## run 1
==> flow/design.v (excerpt) <==
module emaxi( 
   wr_wait, rd_wait, rr_access, rr_packet, m_axi_awid, m_axi_awaddr,
   m_axi_awlen, m_axi_awsize, m_axi_awburst, m_axi_awlock,
   m_axi_awcache, m_axi_awprot, m_axi_awqos, m_axi_awvalid, m_axi_wid,
   m_axi_wdata, m_axi_wstrb, m_axi_wlast, m_axi_wvalid, m_axi_bready,
   m_axi_arid, m_axi_araddr, m_axi_arlen, m_axi_arsize, m_axi_arburst,
   m_axi_arlock, m_axi_arcache, m_axi_arprot, m_axi_arqos,
   m_axi_arvalid, m_axi_rready,
   wr_access, wr_packet, rd_access, rd_packet, rr_wait, m_axi_aclk,
   m_axi_aresetn, m_axi_awready, m_axi_wready, m_axi_bid, m_axi_bresp,
   m_axi_bvalid, m_axi_arready, m_axi_rid, m_axi_rdata, m_axi_rresp,
   m_axi_rlast, m_axi_rvalid
   );
For scale: ~4200 cells after synthesis, ~1800 flip-flops, ~650 I/O pins, roughly 67000 um^2 of cells after synthesis.
clock: 2.22 ns
lec_check: 0
cap_margin: 20
core_margin: 2
core_utilization: 72
cts_cluster_size: 15
place_density_lb_addon: 0.25
slew_margin: 20
run.sh (not shown) runs the stock make flow with config.mk's settings and CLKGATE_MAP_FILE=.
Although it ran to completion, run 1 produced a layout that fails the final checks because of setup timing.
diff inputs: run 1 => run 2
- putting SETUP_SLACK_MARGIN at 0.62 where nothing was set
- clearing CTS_CLUSTER_SIZE, which used to be 15
- clearing PLACE_DENSITY_LB_ADDON, which used to be 0.25
- swapping 2.22 for 2.09 in the clock period (ns, I/O delays scaled along)
## What came out
- In the summary table, run 2 is marked failed, with error ODB-0269 raised in 5_1_grt.
- [compare] base=run 1 new=run 2: post-CTS repair timing setup buffer count went up, placed instance count went up by 25.
- Run 1 -> run 2: synthesized cell count delta 0, exact match
- Relative to run 1, the number of gates resized after cts measured on run 2 has increased by more than 100%.
- Against run 1, routability congestion estimate in run 2 fell slightly.
- Diff run 1..run 2 | die area | unchanged
### run 2 -> run 3
- SETUP_SLACK_MARGIN removed (was 0.62)
- CORE_UTILIZATION changed from 72 to 50
- TNS_END_PERCENT newly set to 5
- the clock period (ns, I/O delays scaled along) changed from 2.09 to 4.18
Results
- Compared with run 2, in run 3 worst slack at placement rose 0.97 ns; effective utilization at floorplan fell 22 points; final estimated routing congestion in global placement shows a reduction of about 10%; number of gates resized after CTS went down; hold-fix buffer count after cts essentially unchanged.
- Run 3: die area is 42000 um^2 higher than what run 2 reported.
- Run 3 reached the final stage; the timing, design-rule and antenna checks on its layout passed.
- Going from run 2 to run 3, total CTS buffers grew by a little under 10%.
- From run 2 to run 3, number of standard cells after synthesis did not move at all.
For run 4, these inputs were changed with respect to run 3:
- TNS_END_PERCENT no longer set, was 5
- CORE_UTILIZATION now 60, was 50
- SETUP_SLACK_MARGIN now 0.94, previously not set
- the clock period (ns, I/O delays scaled along) now 3.55, was 4.18
--- outcome ---
Run 4 vs run 3 — maximum resistive drop on vdd climbed by more than 10%. Run 3 and run 4 ended up with nearly the same area occupied by registers. As far as signed area change from the synthesized netlist to the final layout is concerned, run 4 and run 3 perform about the same. Post-route worst setup slack: run 4 > run 3.

Starting RTL as in the previous note.
clock: 4.42 ns
lec_check: 0
cap_margin: 20
core_margin: 2
core_utilization: 57
setup_slack_margin: -0.33
slew_margin: 20
tns_end_percent: 5
Change:
CORE_UTILIZATION = 40   (was 57)
SETUP_SLACK_MARGIN = not set   (was -0.33)
TNS_END_PERCENT = not set   (was 5)
clock period = 3.6 ns   (was 4.42 ns; I/O delays follow)
The changed run produced a clean layout; critical path depth drops by 1; via count hardly moves; routed wire length increases by 4.3%; non-clock buffer count goes up by 61; area after synthesis does not change; cell area went up by 2.8%; total power climbs by 27%; synthesized cell count is unchanged; core utilization fell by 19 points; global-route usage is lower by 7.8 points.
Change:
CORE_UTILIZATION = 70   (was 40)
SETUP_SLACK_MARGIN = 0.54   (was not set)
clock period = 2.06 ns   (was 3.6 ns; I/O delays follow)
After rerunning: The changed run finished but failed the layout checks on negative setup slack. Global-route usage increases by 20 points. Worst setup slack is worse by 0.96 ns. Synthesized cell count is unchanged.

emaxi again, from the RTL that the note above started with.
clock: 2.11 ns
lec_check: 0
cap_margin: 20
core_margin: 7
core_utilization: 55
cts_cluster_size: 16
place_density_lb_addon: 0.11
setup_slack_margin: -0.01
slew_margin: 20
tns_end_percent: 15
The starting point finished but fails on setup timing.
Edit:
==> flow/config.mk (replaced) <==
export PLATFORM = sky130hd
export DESIGN_NAME = emaxi
export DESIGN_NICKNAME = emaxi
export VERILOG_FILES = /design/flow/design.v
export SDC_FILE = /design/flow/constraint.sdc
export NUM_CORES = 4
export LEC_CHECK = 0
export CAP_MARGIN = 20
export CORE_MARGIN = 2
export CORE_UTILIZATION = 40
export SLEW_MARGIN = 20
==> flow/constraint.sdc (replaced) <==
create_clock -name core_clock -period 2.12 [get_ports {m_axi_aclk}]
set_input_delay 0.4240 -clock core_clock [delete_from_list [all_inputs] [get_ports {m_axi_aclk}]]
set_output_delay 0.4240 -clock core_clock [all_outputs]
set_load 0.01 [all_outputs]
Result:
- The changed run completed and failed the layout checks on setup timing
- routed wire length rose by 6.4%
- sequential share of layout area fell by 1.1 points
- setup slack gets worse by 0.024 ns
- power rose by 1.5%
- register-to-register slack gets worse by 0.02 ns
Edit:
--- a/flow/config.mk
+++ b/flow/config.mk
@@ -9,3 +9,4 @@
 export CORE_MARGIN = 2
-export CORE_UTILIZATION = 40
+export CORE_UTILIZATION = 70
+export SETUP_SLACK_MARGIN = 0.5
 export SLEW_MARGIN = 20
==> flow/constraint.sdc (replaced) <==
create_clock -name core_clock -period 2.06 [get_ports {m_axi_aclk}]
set_input_delay 0.4120 -clock core_clock [delete_from_list [all_inputs] [get_ports {m_axi_aclk}]]
set_output_delay 0.4120 -clock core_clock [all_outputs]
set_load 0.01 [all_outputs]
After rerunning: The changed run ran to the end with violations: setup timing; die area decreases by 43%; clock-buffer cell count decreases by 17; routed wire length increases by 23%; final area hardly moves; via count increases by 16%; register-to-register slack degrades by 0.32 ns; critical path depth stays the same; final cell count decreases by 12%; worst hold slack degrades by 0.021 ns; area after synthesis stays the same; utilization increases by 39 points.
Power and IR drop assume default switching activity.
